==> run D <==
// reuleaux
module reuleaux(input logic clk, input logic rst_n, input logic [2:0] colour,
                input logic [7:0] centre_x, input logic [6:0] centre_y, input logic [7:0] diameter,
                input logic start, output logic done,
                output logic [7:0] vga_x, output logic [6:0] vga_y,
                output logic [2:0] vga_colour, output logic vga_plot);
export LEC_CHECK = 0
export ABC_AREA = 1
export CAP_MARGIN = 15
export CELL_PAD_IN_SITES_GLOBAL_PLACEMENT = 0
export CORE_ASPECT_RATIO = 0.98
export CORE_MARGIN = 2
export CORE_UTILIZATION = 70
export CTS_CLUSTER_DIAMETER = 358
export CTS_CLUSTER_SIZE = 43
export GPL_ROUTABILITY_DRIVEN = 1
export GPL_TIMING_DRIVEN = 1
export HOLD_SLACK_MARGIN = -0.09
export SETUP_SLACK_MARGIN = -1.74
export SLEW_MARGIN = 0
create_clock -name core_clock -period 25.2 [get_ports {clk}]
run.sh (not shown) runs the stock make flow with config.mk's settings and CLKGATE_MAP_FILE=.
==> run C (differences from run D) <==
Settings changed: CELL_PAD_IN_SITES_GLOBAL_PLACEMENT 0 to 3, CORE_ASPECT_RATIO 0.98 to 1.11, CORE_UTILIZATION 70 to 29, CTS_CLUSTER_DIAMETER 358 to 221, CTS_CLUSTER_SIZE 43 to 98, HOLD_SLACK_MARGIN -0.09 to unset, PLACE_DENSITY set to 0.84, SETUP_SLACK_MARGIN -1.74 to unset.
==> flow/constraint.sdc (replaced) <==
create_clock -name core_clock -period 30.7 [get_ports {clk}]
set_input_delay 6.1400 -clock core_clock [delete_from_list [all_inputs] [get_ports {clk}]]
set_output_delay 6.1400 -clock core_clock [all_outputs]
set_load 0.01 [all_outputs]
==> run G (differences from run D) <==
Settings changed: CORE_UTILIZATION 70 to 65, SETUP_SLACK_MARGIN -1.74 to unset.
==> flow/constraint.sdc (replaced) <==
create_clock -name core_clock -period 30.7 [get_ports {clk}]
set_input_delay 6.1400 -clock core_clock [delete_from_list [all_inputs] [get_ports {clk}]]
set_output_delay 6.1400 -clock core_clock [all_outputs]
set_load 0.01 [all_outputs]
==> results_dict.tcl <==
# metrics dict for downstream scripts
set metrics [dict create \
    dieArea_um2 57390 \
    dp.cells 8709 \
    gp_congestion 1.238 \
    error_line "[ERROR GRT-0116] Global routing finished with congestion. Check the congestion regions in the DRC Viewer." \
    die_h_um 237.2 \
    track_usage_pct 84.46 \
    met2_usage_pct 97.22 \
    die_x_um 242.0 \
    status "aborted with a tool error" \
    stop_stage "global routing" \
    std_cell_rows 85 \
]
The numbers above come from run D.

==> results_dict.tcl <==
# metrics dict for downstream scripts
set metrics [dict create \
    nClkBuffers 6 \
    track_usage_pct 23.55 \
    crit_path_end "vga_plot" \
    die_x_um 351.4 \
    std_cell_rows 141 \
    whs_ns 0.6461 \
    avgRoutedWirePerCell_um 17.55 \
    cp.arrival_ns 23.28 \
    cp_num_cells 128 \
    status "timing/DRC/antenna clean" \
    met2_usage_pct 43.71 \
    die_h_um 389.6 \
    ant_nets 0 \
    placed_area_um2 47790 \
    gp_congestion 0.9411 \
]
The numbers above come from run C.

==> results_dict.tcl <==
# metrics dict for downstream scripts
set metrics [dict create \
    track_usage_pct 41.43 \
    dp.cells 7646 \
    status "timing/DRC/antenna clean" \
    gp_congestion 1.061 \
    synth_chip_area_um2 38840 \
    std_cell_rows 88 \
    met2_usage_pct 70.73 \
    dieArea_um2 61730 \
    die_h_um 246.0 \
    fmax_mhz 33.24 \
]
The numbers above come from run G.


==> inputs of violet <==
reuleaux again, from the RTL that the note above started with.
Settings: LEC_CHECK=0, CAP_MARGIN=20, CORE_ASPECT_RATIO=0.98, CORE_MARGIN=2, CORE_UTILIZATION=58, CTS_CLUSTER_DIAMETER=396, CTS_CLUSTER_SIZE=98, GPL_ROUTABILITY_DRIVEN=0, SETUP_SLACK_MARGIN=-0.19, SLEW_MARGIN=20, TNS_END_PERCENT=40; clock period 40.0 ns.
==> pepper: changes against violet <==
Settings changed: CORE_ASPECT_RATIO 0.98 to not set, CORE_UTILIZATION 58 to 40, CTS_CLUSTER_DIAMETER 396 to not set, CTS_CLUSTER_SIZE 98 to not set, SETUP_SLACK_MARGIN -0.19 to not set, TNS_END_PERCENT 40 to 95.
==> flow/constraint.sdc (replaced) <==
create_clock -name core_clock -period 40.1 [get_ports {clk}]
set_input_delay 8.0200 -clock core_clock [delete_from_list [all_inputs] [get_ports {clk}]]
set_output_delay 8.0200 -clock core_clock [all_outputs]
set_load 0.01 [all_outputs]
==> delta: changes against violet <==
Settings changed: ABC_AREA set to 1, CELL_PAD_IN_SITES_DETAIL_PLACEMENT set to 1, CORE_ASPECT_RATIO 0.98 to not set, CORE_UTILIZATION 58 to 40, CTS_CLUSTER_DIAMETER 396 to not set, CTS_CLUSTER_SIZE 98 to not set, GPL_ROUTABILITY_DRIVEN 0 to not set, SETUP_SLACK_MARGIN -0.19 to not set, TNS_END_PERCENT 40 to not set.
==> comparison table <==
| quantity | violet | delta | pepper |
|---|---|---|---|
| Max Clock Skew | 11.2 ps | 6.07 ps | 8.44 ps |
| Antenna violations before repair | 0 | 2 | 0 |
| Worst stage delay on the critical path | 610 ps | 700 ps | 570 ps |
| Number of warnings the tools reported | 137 | 139 | 135 |
| Depth of the worst hold-timing path | 3 | 1 | 3 |
| Net Count, Synth | 5,665 | 7,384 | 5,665 |
| Result of the run | timing/DRC/antenna clean | timing/DRC/antenna clean | timing/DRC/antenna clean |
| Number of global-route vias before repair | 34,946 | 45,537 | 35,202 |
| Post-route met1 wirelength | 51.1 mm | 64.5 mm | 55.1 mm |
| Endpoint of the worst hold path | smr.present_state[4]$_DFF_P_ | rrc.crit[0]$_DFFE_PP_ | rroy.offset_y[7]$_SDFFE_PN0N_ |
| Met3 GRT Util | 0.0479 | 0.0245 | 0.0204 |
| Headroom to the max-slew limit | 0.211 | 0.311 | 0.242 |
| Sum of met3 wire segment lengths after detailed routing | 8.83 mm | 6.71 mm | 7.10 mm |
